==> inputs of build 67 <==
## riscv
module riscv #(
    parameter logic[31:0] BootVector = 32'h0000_0000
)(
    input logic clk,
    input logic reset,
    output logic halted,
    input logic unhalt,
    output logic[31:0] i_addr,
    input logic[31:0] i_data,
    output logic[31:0] d_addr,
    output logic[31:0] d_wdata,
    output logic[3:0] d_wstrb,
    input logic[31:0] d_rdata
);
clock: 5.44 ns
lec_check: 0
cap_margin: 20
core_margin: 2
core_utilization: 58
hold_slack_margin: -0.08
max_routing_layer: met4
setup_slack_margin: 1.51
slew_margin: 20
tns_end_percent: 5
run.sh (not shown) runs the stock make flow with config.mk's settings and CLKGATE_MAP_FILE=.
==> build 90: changes against build 67 <==
==> flow/config.mk (replaced) <==
export PLATFORM = sky130hd
export DESIGN_NAME = riscv
export DESIGN_NICKNAME = riscv
export VERILOG_FILES = /design/flow/design.v
export SDC_FILE = /design/flow/constraint.sdc
export NUM_CORES = 4
export LEC_CHECK = 0
export CAP_MARGIN = 10
export CORE_MARGIN = 2
export CORE_UTILIZATION = 66
export SETUP_SLACK_MARGIN = 1.67
export SLEW_MARGIN = 20
==> flow/constraint.sdc (replaced) <==
create_clock -name core_clock -period 6.72 [get_ports {clk}]
set_input_delay 1.3440 -clock core_clock [delete_from_list [all_inputs] [get_ports {clk}]]
set_output_delay 1.3440 -clock core_clock [all_outputs]
set_load 0.01 [all_outputs]
==> trial 80: changes against build 67 <==
--- a/flow/config.mk
+++ b/flow/config.mk
@@ -9,6 +9,5 @@
 export CORE_MARGIN = 2
-export CORE_UTILIZATION = 58
-export HOLD_SLACK_MARGIN = -0.08
-export MAX_ROUTING_LAYER = met4
-export SETUP_SLACK_MARGIN = 1.51
+export CORE_UTILIZATION = 59
+export CTS_CLUSTER_DIAMETER = 27
+export SETUP_SLACK_MARGIN = 1.25
 export SLEW_MARGIN = 20
==> flow/constraint.sdc (replaced) <==
create_clock -name core_clock -period 5.29 [get_ports {clk}]
set_input_delay 1.0580 -clock core_clock [delete_from_list [all_inputs] [get_ports {clk}]]
set_output_delay 1.0580 -clock core_clock [all_outputs]
set_load 0.01 [all_outputs]
==> ci_impl_report.md <==
## Implementation flow summary

| Metric | Value |
|---|---|
| Outcome | finished with violations |
| Violated checks | negative setup slack |
| Cell repeated most along the worst path | buf_4 |
| Setup violations, final | 69 |
| Final worst slack | -0.524 ns |
That was build 67.
==> ci_impl_report.md <==
## Implementation flow summary

| Metric | Value |
|---|---|
| Outcome | finished clean |
| Final worst slack | 0.429 ns |
| Port Buffer Count | 163 |
| Routed WL per cell | 42.9 um |
| VDD IR max | 501 uV |
| Cell repeated most along the worst path | buf_6 |
| Setup violations, final | 0 |
| Synthesized registers | 1472 |
| Max layer used | met5 |
That was build 90.
==> ci_impl_report.md <==
## Implementation flow summary

| Metric | Value |
|---|---|
| Setup violations, final | 71 |
| Outcome | finished with violations |
| Top logic family | multiplexers |
| Final worst slack | -1.22 ns |
| Max-capacitance violation count | 3 |
| Violated checks | max-capacitance violations, max-slew violations, negative setup slack |
| Max-slew violations | 4 |
That was trial 80.


==> inputs of trial 71 <==
Starting RTL as in the previous note.
Settings: LEC_CHECK=0, CAP_MARGIN=20, CELL_PAD_IN_SITES_DETAIL_PLACEMENT=2, CORE_MARGIN=2, CORE_UTILIZATION=40, CTS_CLUSTER_DIAMETER=191, MAX_ROUTING_LAYER=met4, SETUP_SLACK_MARGIN=2.78, SLEW_MARGIN=40; clock period 10.0 ns.
==> trial 39 (differences from trial 71) <==
- CELL_PAD_IN_SITES_DETAIL_PLACEMENT: 2 -> not set
- CORE_UTILIZATION: 40 -> 58
- CTS_CLUSTER_DIAMETER: 191 -> not set
- MAX_ROUTING_LAYER: met4 -> not set
- SETUP_SLACK_MARGIN: 2.78 -> 1.51
- SLEW_MARGIN: 40 -> 20
==> flow/constraint.sdc (replaced) <==
create_clock -name core_clock -period 5.44 [get_ports {clk}]
set_input_delay 1.0880 -clock core_clock [delete_from_list [all_inputs] [get_ports {clk}]]
set_output_delay 1.0880 -clock core_clock [all_outputs]
set_load 0.01 [all_outputs]
==> trial 16 (differences from trial 71) <==
- CELL_PAD_IN_SITES_DETAIL_PLACEMENT: 2 -> not set
- CORE_UTILIZATION: 40 -> 68
- CTS_CLUSTER_DIAMETER: 191 -> not set
- CTS_CLUSTER_SIZE: not set -> 36
- MAX_ROUTING_LAYER: met4 -> not set
- SETUP_SLACK_MARGIN: 2.78 -> 1.54
- SLEW_MARGIN: 40 -> 20
==> flow/constraint.sdc (replaced) <==
create_clock -name core_clock -period 5.29 [get_ports {clk}]
set_input_delay 1.0580 -clock core_clock [delete_from_list [all_inputs] [get_ports {clk}]]
set_output_delay 1.0580 -clock core_clock [all_outputs]
set_load 0.01 [all_outputs]
==> trial 8 (differences from trial 71) <==
- CELL_PAD_IN_SITES_DETAIL_PLACEMENT: 2 -> not set
- CORE_UTILIZATION: 40 -> 56
- CTS_CLUSTER_DIAMETER: 191 -> not set
- MAX_ROUTING_LAYER: met4 -> not set
- SETUP_SLACK_MARGIN: 2.78 -> not set
- SLEW_MARGIN: 40 -> 20
==> flow/constraint.sdc (replaced) <==
create_clock -name core_clock -period 5.44 [get_ports {clk}]
set_input_delay 1.0880 -clock core_clock [delete_from_list [all_inputs] [get_ports {clk}]]
set_output_delay 1.0880 -clock core_clock [all_outputs]
set_load 0.01 [all_outputs]
==> comparison table <==
| quantity | trial 39 | trial 71 | trial 16 | trial 8 |
|---|---|---|---|---|
| Run status | finished with violations | complete, no violations | did not finish | finished with violations |
| Failing step | - | - | global routing (5_1_grt) | - |
| Violated checks | negative setup slack | - | - | negative setup slack |
| Antenna diodes | 3 | 16 | - | 14 |
| Iteration tally of the first detailed-router pass | 8 | 7 | - | 6 |
| Crit Path Class | reg -> reg | reg -> reg | - | reg -> reg |
| Instance area after placement | 87500 µm² | 83200 µm² | 87200 µm² | 87800 µm² |
| Num sequential | 1472 | 1472 | - | 1472 |
| Clock buffer cells | 194 | 211 | - | 178 |
| Path depth of the worst reg2reg path | 27 | 20 | - | 29 |
| Switching portion of total power | 34.9% | 36.7% | - | 34.0% |
| Total power of the final layout | 40.0 mW | 20.6 mW | - | 40.1 mW |
| Footprint of the flip-flops and latches | 43900 µm² | 43900 µm² | - | 43900 µm² |
| Hold depth | 0 | 0 | - | 0 |
| Detailed Route Iter0 Violations | 9260 | 9080 | - | 8419 |
| Fin crit share | 108% | 71.9% | - | 109% |
| Pin slew with the least headroom to its limit | 1.21 ns | 1.05 ns | - | 1.18 ns |
| Via count of the routed design | 57756 | 57588 | - | 57469 |
| Worst path slowest cell | edfxtp_1 | edfxtp_1 | - | edfxtp_1 |
| Via count normalized by instance count | 7.21 | 7.14 | - | 7.04 |
| Die Height | 371 µm | 446 µm | 343 µm | 378 µm |
| Tmin final | 5.89 ns | 7.19 ns | - | 5.94 ns |
Power and IR drop assume default switching activity.
